==> v20: inputs <==
// md5_iter
module md5_iter(output wire [127:0] digest_o, output reg valid, output reg [63:0] value, input clk, rst, input [63:0] message, input new_message);
export LEC_CHECK = 0
export CAP_MARGIN = 20
export CELL_PAD_IN_SITES_DETAIL_PLACEMENT = 2
export CORE_ASPECT_RATIO = 0.57
export CORE_MARGIN = 2
export CORE_UTILIZATION = 40
export CTS_CLUSTER_DIAMETER = 103
export CTS_CLUSTER_SIZE = 93
export GPL_ROUTABILITY_DRIVEN = 0
export HOLD_SLACK_MARGIN = 0.05
export MAX_ROUTING_LAYER = met4
export PLACE_DENSITY = 0.51
export SLEW_MARGIN = 15
create_clock -name core_clock -period 10.0 [get_ports {clk}]
run.sh (not shown) runs the stock make flow with config.mk's settings and CLKGATE_MAP_FILE=.
==> inputs of v14, as changes to v20 <==
Settings changed: CELL_PAD_IN_SITES_DETAIL_PLACEMENT 2 to default, CORE_ASPECT_RATIO 0.57 to default, CTS_CLUSTER_DIAMETER 103 to default, CTS_CLUSTER_SIZE 93 to default, GPL_ROUTABILITY_DRIVEN 0 to default, HOLD_SLACK_MARGIN 0.05 to default, MAX_ROUTING_LAYER met4 to default, PLACE_DENSITY 0.51 to default, SLEW_MARGIN 15 to 20.
==> impl_metrics.env <==
# yosys + openroad results
export IMPL_place_area_um2=33600
export IMPL_post_dp_hpwl_mm=132
export IMPL_haltStage="clock tree synthesis"
export IMPL_initial_utilization=0.406
export IMPL_tool_error="[ERROR DPL-0033] detailed placement checks failed during check placement."
export IMPL_status="did not finish"
export IMPL_die_height_um=203
export IMPL_die_x_um=353
export IMPL_core_um2=68200
Source of the figures above: v20

==> impl_metrics.env <==
# flow metrics
export IMPL_initial_utilization=0.404
export IMPL_tool_warnings=44
export IMPL_yosysCellCount=3790
export IMPL_post_dp_hpwl_mm=93.6
export IMPL_crit_path_start="message[57]"
export IMPL_die_x_um=267
export IMPL_die_height_um=267
export IMPL_status="complete, no violations"
export IMPL_core_um2=68600
export IMPL_place_area_um2=33600
Source of the figures above: v14


---

==> 01-20: inputs <==
==> flow/design.v <==
`timescale 1ns / 1ps
module md5_operation(input [1:0] round, input [3:0] phase, input [511:0] message, input [127:0] current_state, output [127:0] next_state);
	assign next_state = {current_state[31:0], round_operation(round, phase, message, current_state), current_state[95:32]};
	function [4:0] S(input [1:0] round, input [3:0] phase);
		case({round,phase[1:0]})
			4'b00_00: S = 5'd7;
			4'b00_01: S = 5'd12;
			4'b00_10: S = 5'd17;
			4'b00_11: S = 5'd22;
			4'b01_00: S = 5'd5;
			4'b01_01: S = 5'd9;
			4'b01_10: S = 5'd14;
			4'b01_11: S = 5'd20;
			4'b10_00: S = 5'd4;
			4'b10_01: S = 5'd11;
			4'b10_10: S = 5'd16;
			4'b10_11: S = 5'd23;
			4'b11_00: S = 5'd6;
			4'b11_01: S = 5'd10;
			4'b11_10: S = 5'd15;
			4'b11_11: S = 5'd21;
		endcase
	endfunction
	function [3:0] K(input [1:0] round, input [3:0] phase);
		case( {round, phase} )
			6'b00_0000: K = 4'd0; 
			6'b00_0001: K = 4'd1; 
			6'b00_0010: K = 4'd2; 
			6'b00_0011: K = 4'd3; 
			6'b00_0100: K = 4'd4; 
			6'b00_0101: K = 4'd5; 
			6'b00_0110: K = 4'd6; 
			6'b00_0111: K = 4'd7; 
			6'b00_1000: K = 4'd8; 
			6'b00_1001: K = 4'd9; 
			6'b00_1010: K = 4'd10; 
			6'b00_1011: K = 4'd11; 
			6'b00_1100: K = 4'd12; 
			6'b00_1101: K = 4'd13; 
			6'b00_1110: K = 4'd14; 
			6'b00_1111: K = 4'd15; 
			6'b01_0000: K = 4'd1; 
			6'b01_0001: K = 4'd6; 
			6'b01_0010: K = 4'd11; 
			6'b01_0011: K = 4'd0; 
			6'b01_0100: K = 4'd5; 
			6'b01_0101: K = 4'd10; 
			6'b01_0110: K = 4'd15; 
			6'b01_0111: K = 4'd4; 
			6'b01_1000: K = 4'd9; 
			6'b01_1001: K = 4'd14; 
			6'b01_1010: K = 4'd3; 
			6'b01_1011: K = 4'd8; 
			6'b01_1100: K = 4'd13; 
			6'b01_1101: K = 4'd2; 
			6'b01_1110: K = 4'd7; 
			6'b01_1111: K = 4'd12; 
			6'b10_0000: K = 4'd5; 
			6'b10_0001: K = 4'd8; 
			6'b10_0010: K = 4'd11; 
			6'b10_0011: K = 4'd14; 
			6'b10_0100: K = 4'd1; 
			6'b10_0101: K = 4'd4; 
			6'b10_0110: K = 4'd7; 
			6'b10_0111: K = 4'd10; 
			6'b10_1000: K = 4'd13; 
			6'b10_1001: K = 4'd0; 
			6'b10_1010: K = 4'd3; 
			6'b10_1011: K = 4'd6; 
			6'b10_1100: K = 4'd9; 
			6'b10_1101: K = 4'd12; 
			6'b10_1110: K = 4'd15; 
			6'b10_1111: K = 4'd2; 
			6'b11_0000: K = 4'd0; 
			6'b11_0001: K = 4'd7; 
			6'b11_0010: K = 4'd14; 
			6'b11_0011: K = 4'd5; 
			6'b11_0100: K = 4'd12; 
			6'b11_0101: K = 4'd3; 
			6'b11_0110: K = 4'd10; 
			6'b11_0111: K = 4'd1; 
			6'b11_1000: K = 4'd8; 
			6'b11_1001: K = 4'd15; 
			6'b11_1010: K = 4'd6; 
			6'b11_1011: K = 4'd13; 
			6'b11_1100: K = 4'd4; 
			6'b11_1101: K = 4'd11; 
			6'b11_1110: K = 4'd2; 
			default:    K = 4'd9; 
		endcase
	endfunction
	function [31:0] T(input [1:0] round, input [3:0] phase);
		case( {round, phase} )
			6'b00_0000: T = 32'hd76aa478;
			6'b00_0001: T = 32'he8c7b756;
			6'b00_0010: T = 32'h242070db;
			6'b00_0011: T = 32'hc1bdceee;
			6'b00_0100: T = 32'hf57c0faf;
			6'b00_0101: T = 32'h4787c62a;
			6'b00_0110: T = 32'ha8304613;
			6'b00_0111: T = 32'hfd469501;
			6'b00_1000: T = 32'h698098d8;
			6'b00_1001: T = 32'h8b44f7af;
			6'b00_1010: T = 32'hffff5bb1;
			6'b00_1011: T = 32'h895cd7be;
			6'b00_1100: T = 32'h6b901122;
			6'b00_1101: T = 32'hfd987193;
			6'b00_1110: T = 32'ha679438e;
			6'b00_1111: T = 32'h49b40821;
			6'b01_0000: T = 32'hf61e2562;
			6'b01_0001: T = 32'hc040b340;
			6'b01_0010: T = 32'h265e5a51;
			6'b01_0011: T = 32'he9b6c7aa;
			6'b01_0100: T = 32'hd62f105d;
			6'b01_0101: T = 32'h02441453;
			6'b01_0110: T = 32'hd8a1e681;
			6'b01_0111: T = 32'he7d3fbc8;
			6'b01_1000: T = 32'h21e1cde6;
			6'b01_1001: T = 32'hc33707d6;
			6'b01_1010: T = 32'hf4d50d87;
			6'b01_1011: T = 32'h455a14ed;
			6'b01_1100: T = 32'ha9e3e905;
			6'b01_1101: T = 32'hfcefa3f8;
			6'b01_1110: T = 32'h676f02d9;
			6'b01_1111: T = 32'h8d2a4c8a;
			6'b10_0000: T = 32'hfffa3942;
			6'b10_0001: T = 32'h8771f681;
			6'b10_0010: T = 32'h6d9d6122;
			6'b10_0011: T = 32'hfde5380c;
			6'b10_0100: T = 32'ha4beea44;
			6'b10_0101: T = 32'h4bdecfa9;
			6'b10_0110: T = 32'hf6bb4b60;
			6'b10_0111: T = 32'hbebfbc70;
			6'b10_1000: T = 32'h289b7ec6;
			6'b10_1001: T = 32'heaa127fa;
			6'b10_1010: T = 32'hd4ef3085;
			6'b10_1011: T = 32'h04881d05;
			6'b10_1100: T = 32'hd9d4d039;
			6'b10_1101: T = 32'he6db99e5;
			6'b10_1110: T = 32'h1fa27cf8;
			6'b10_1111: T = 32'hc4ac5665;
			6'b11_0000: T = 32'hf4292244;
			6'b11_0001: T = 32'h432aff97;
			6'b11_0010: T = 32'hab9423a7;
			6'b11_0011: T = 32'hfc93a039;
			6'b11_0100: T = 32'h655b59c3;
			6'b11_0101: T = 32'h8f0ccc92;
			6'b11_0110: T = 32'hffeff47d;
			6'b11_0111: T = 32'h85845dd1;
			6'b11_1000: T = 32'h6fa87e4f;
			6'b11_1001: T = 32'hfe2ce6e0;
			6'b11_1010: T = 32'ha3014314;
			6'b11_1011: T = 32'h4e0811a1;
			6'b11_1100: T = 32'hf7537e82;
			6'b11_1101: T = 32'hbd3af235;
			6'b11_1110: T = 32'h2ad7d2bb;
			6'b11_1111: T = 32'heb86d391;
			default:    T = 32'hxxxxxxxx;
		endcase
	endfunction
	function [31:0] round_operation(input [1:0] round, input [3:0] phase, input [511:0] message, input [127:0] current_state);
		reg [31:0] a, b, c, d;
		reg [31:0] before_shift;
		begin
			{a, b, c, d} = current_state;
			case(round)
				2'b00:   before_shift = (b&c | ~b&d);    
				2'b01:   before_shift = (b&d | c& ~d);   
				2'b10:   before_shift = (b ^ c ^ d);     
				default: before_shift = (c ^ (b | ~d));  
			endcase
			before_shift = before_shift + a + message[480-32*K(round,phase) +: 32] + T(round, phase);
			round_operation = b + ((before_shift << S(round, phase)) | (before_shift >> (32-S(round, phase))));
		end
	endfunction
endmodule
`timescale 1ns / 1ps
module md5_iter(output wire [127:0] digest_o, output reg valid, output reg [63:0] value, input clk, rst, input [63:0] message, input new_message);
	reg [1:0] round;
	reg [3:0] phase;
	reg [127:0] digest;
	wire [511:0] padded_message;
	reg [127:0] current_state;
	wire [127:0] next_state;
	reg idle;
	always @ (posedge clk) begin
		if( rst ) begin
			round <= 2'd0;
			phase <= 4'd0;
			valid <= 1'b0;
			current_state <= {32'h67452301, 32'hefcdab89, 32'h98badcfe, 32'h10325476};
			digest <= 128'd0;
			value <= 128'd0;
			idle <= 1'b1;
		end
		else begin
			if( idle ) begin
				round <= 2'd0;
				phase <= 4'd0;
				current_state <= {32'h67452301, 32'hefcdab89, 32'h98badcfe, 32'h10325476};
				idle <= ~new_message;
				if( new_message ) begin
					value <= message;
					valid <= 1'b0;
					digest <= 128'd0;
				end
			end
			else begin
				phase <= phase + 4'd1;
				if( phase == 4'd15 ) begin
					round <= round + 2'd1;
					if( round == 2'd3 ) begin
						valid <= 1'b1;
						digest <= {next_state[127:96]+32'h67452301, next_state[95:64]+32'hefcdab89,  next_state[63:32]+32'h98badcfe, next_state[31:0]+32'h10325476};
						idle <= 1'b1;
					end
				end
				current_state <= next_state;
			end
		end
	end
	md5_operation md50(.round(round), .phase(phase), .message(padded_message), .current_state(current_state), .next_state(next_state));
    assign digest_o[127:96] = {digest[103:96], digest[111:104], digest[119:112], digest[127:120]};
	assign digest_o[95:64] =  {digest[71:64], digest[79:72], digest[87:80], digest[95:88]};
	assign digest_o[63:32] =  {digest[39:32], digest[47:40], digest[55:48], digest[63:56]};
	assign digest_o[31:0] =  {digest[7:0], digest[15:8], digest[23:16], digest[31:24]};
	assign padded_message = {
		message[39:32], message[47:40], message[55:48], message[63:56],
		message[7:0], message[15:8], message[23:16], message[31:24],
		24'd0, 8'b10000000, 352'd0, 24'd0, 8'd64, 32'd0};
endmodule
==> flow/run.sh <==
#!/bin/bash
# the make line also repeats each setting of config.mk as NAME=value (left out here)
make -C /OpenROAD-flow-scripts/flow DESIGN_CONFIG=/design/flow/config.mk WORK_HOME=/design/flow/orfs CLKGATE_MAP_FILE= finish
==> flow/config.mk <==
export PLATFORM = sky130hd
export DESIGN_NAME = md5_iter
export DESIGN_NICKNAME = md5_iter
export VERILOG_FILES = /design/flow/design.v
export SDC_FILE = /design/flow/constraint.sdc
export NUM_CORES = 4
export LEC_CHECK = 0
export CAP_MARGIN = 20
export CORE_ASPECT_RATIO = 0.5
export CORE_MARGIN = 2
export CORE_UTILIZATION = 72
export CTS_CLUSTER_DIAMETER = 369
export CTS_CLUSTER_SIZE = 98
export SLEW_MARGIN = 20
export TNS_END_PERCENT = 5
==> flow/constraint.sdc <==
create_clock -name core_clock -period 5.88 [get_ports {clk}]
set_input_delay 1.1760 -clock core_clock [delete_from_list [all_inputs] [get_ports {clk}]]
set_output_delay 1.1760 -clock core_clock [all_outputs]
set_load 0.01 [all_outputs]
==> inputs of 11-28, as changes to 01-20 <==
- CORE_ASPECT_RATIO: 0.5 -> default
- CORE_UTILIZATION: 72 -> 40
- CTS_CLUSTER_DIAMETER: 369 -> 103
- CTS_CLUSTER_SIZE: 98 -> default
- MAX_ROUTING_LAYER: default -> met4
- PLACE_DENSITY: default -> 0.51
- TNS_END_PERCENT: 5 -> default
==> flow/constraint.sdc (replaced) <==
create_clock -name core_clock -period 10.0 [get_ports {clk}]
set_input_delay 2.0000 -clock core_clock [delete_from_list [all_inputs] [get_ports {clk}]]
set_output_delay 2.0000 -clock core_clock [all_outputs]
set_load 0.01 [all_outputs]
==> comparison table <==
metric	11-28	01-20
Most used standard cell by instance count after synthesis	sky130_fd_sc_hd__nand2_1	sky130_fd_sc_hd__nand2_1
Standard-cell row count	96	50
Number of input and output port buffers inserted	259	259
Syn_area_per_cell	7.31 um2	7.31 um2
Post-synth ARST share	0%	0%
Xor/xnor share	6.29%	6.29%
Die width	267 um	281 um
Compound-Gate Fraction of Synth Area	25.5%	25.5%
Die area	71,400 um2	40,100 um2
Status	no timing/DRC/antenna violations	did not finish
Stage where the flow stopped	-	3_5_place_dp
Global placer's final weighted congestion	0.987	1.22
Proportion of netlist area held by the largest area contributor	23.7%	23.7%
Flip-flop and latch count after synthesis	328	328
MUX share of area	6.72%	6.72%
Boundary pin count	260	260
Cell Area, Synth	27,700 um2	27,700 um2
Post-synth area from yosys stat	27,700 um2	27,700 um2
Number of different library cells in the post-synthesis netlist	93	93
Cell total in the yosys stat output	3,790	3,790
Area share of fa/ha/maj cells after synthesis	8.69%	8.69%
Core area	68,600 um2	37,700 um2
Initial core utilization	40.4%	73.5%
Height of the chip	267 um	143 um
Part of the Yosys area used for sequential elements	23.7%	23.7%
Synthesis Warnings	2	2

---

==> inputs of raven <==
// md5_iter: RTL as listed in full above, without the edits since
Settings: LEC_CHECK=0, ABC_AREA=1, CAP_MARGIN=20, CELL_PAD_IN_SITES_GLOBAL_PLACEMENT=0, CORE_MARGIN=2, CORE_UTILIZATION=51, GPL_ROUTABILITY_DRIVEN=1, GPL_TIMING_DRIVEN=1, MAX_ROUTING_LAYER=met5, PLACE_DENSITY=0.72, SETUP_SLACK_MARGIN=1.06, SLEW_MARGIN=20; clock period 7.45 ns.
==> harbor (differences from raven) <==
==> flow/config.mk (replaced) <==
export PLATFORM = sky130hd
export DESIGN_NAME = md5_iter
export DESIGN_NICKNAME = md5_iter
export VERILOG_FILES = /design/flow/design.v
export SDC_FILE = /design/flow/constraint.sdc
export NUM_CORES = 4
export LEC_CHECK = 0
export ABC_AREA = 1
export CAP_MARGIN = 20
export CORE_ASPECT_RATIO = 0.5
export CORE_MARGIN = 2
export CORE_UTILIZATION = 72
export CTS_CLUSTER_DIAMETER = 398
export CTS_CLUSTER_SIZE = 98
export SLEW_MARGIN = 20
==> flow/constraint.sdc (replaced) <==
create_clock -name core_clock -period 5.8 [get_ports {clk}]
set_input_delay 1.1600 -clock core_clock [delete_from_list [all_inputs] [get_ports {clk}]]
set_output_delay 1.1600 -clock core_clock [all_outputs]
set_load 0.01 [all_outputs]
==> tundra (differences from raven) <==
--- a/flow/config.mk
+++ b/flow/config.mk
@@ -9,7 +9,7 @@
 export CAP_MARGIN = 20
 export CELL_PAD_IN_SITES_GLOBAL_PLACEMENT = 0
 export CORE_MARGIN = 2
-export CORE_UTILIZATION = 51
+export CORE_UTILIZATION = 50
 export GPL_ROUTABILITY_DRIVEN = 1
 export GPL_TIMING_DRIVEN = 1
 export MAX_ROUTING_LAYER = met5
==> comparison <==
- Against tundra, the critical path depth of raven is higher by 2.
- Flip-flop count is the same in raven and tundra.
- raven completed and failed the layout checks on setup timing. tundra completed, yet does not pass: antenna rules, setup timing. harbor never finished: it broke off in detailed placement with DPL-0033.
- Against tundra, the utilization of raven is higher by 0.78 points.
- In synthesized area, raven and harbor do not differ.
- Synthesized cell count is the same in harbor and tundra.
- In final area, tundra and raven hardly differ.
- Between tundra and raven, the lower maximum frequency is in tundra (gap 1.1%, measured against raven).
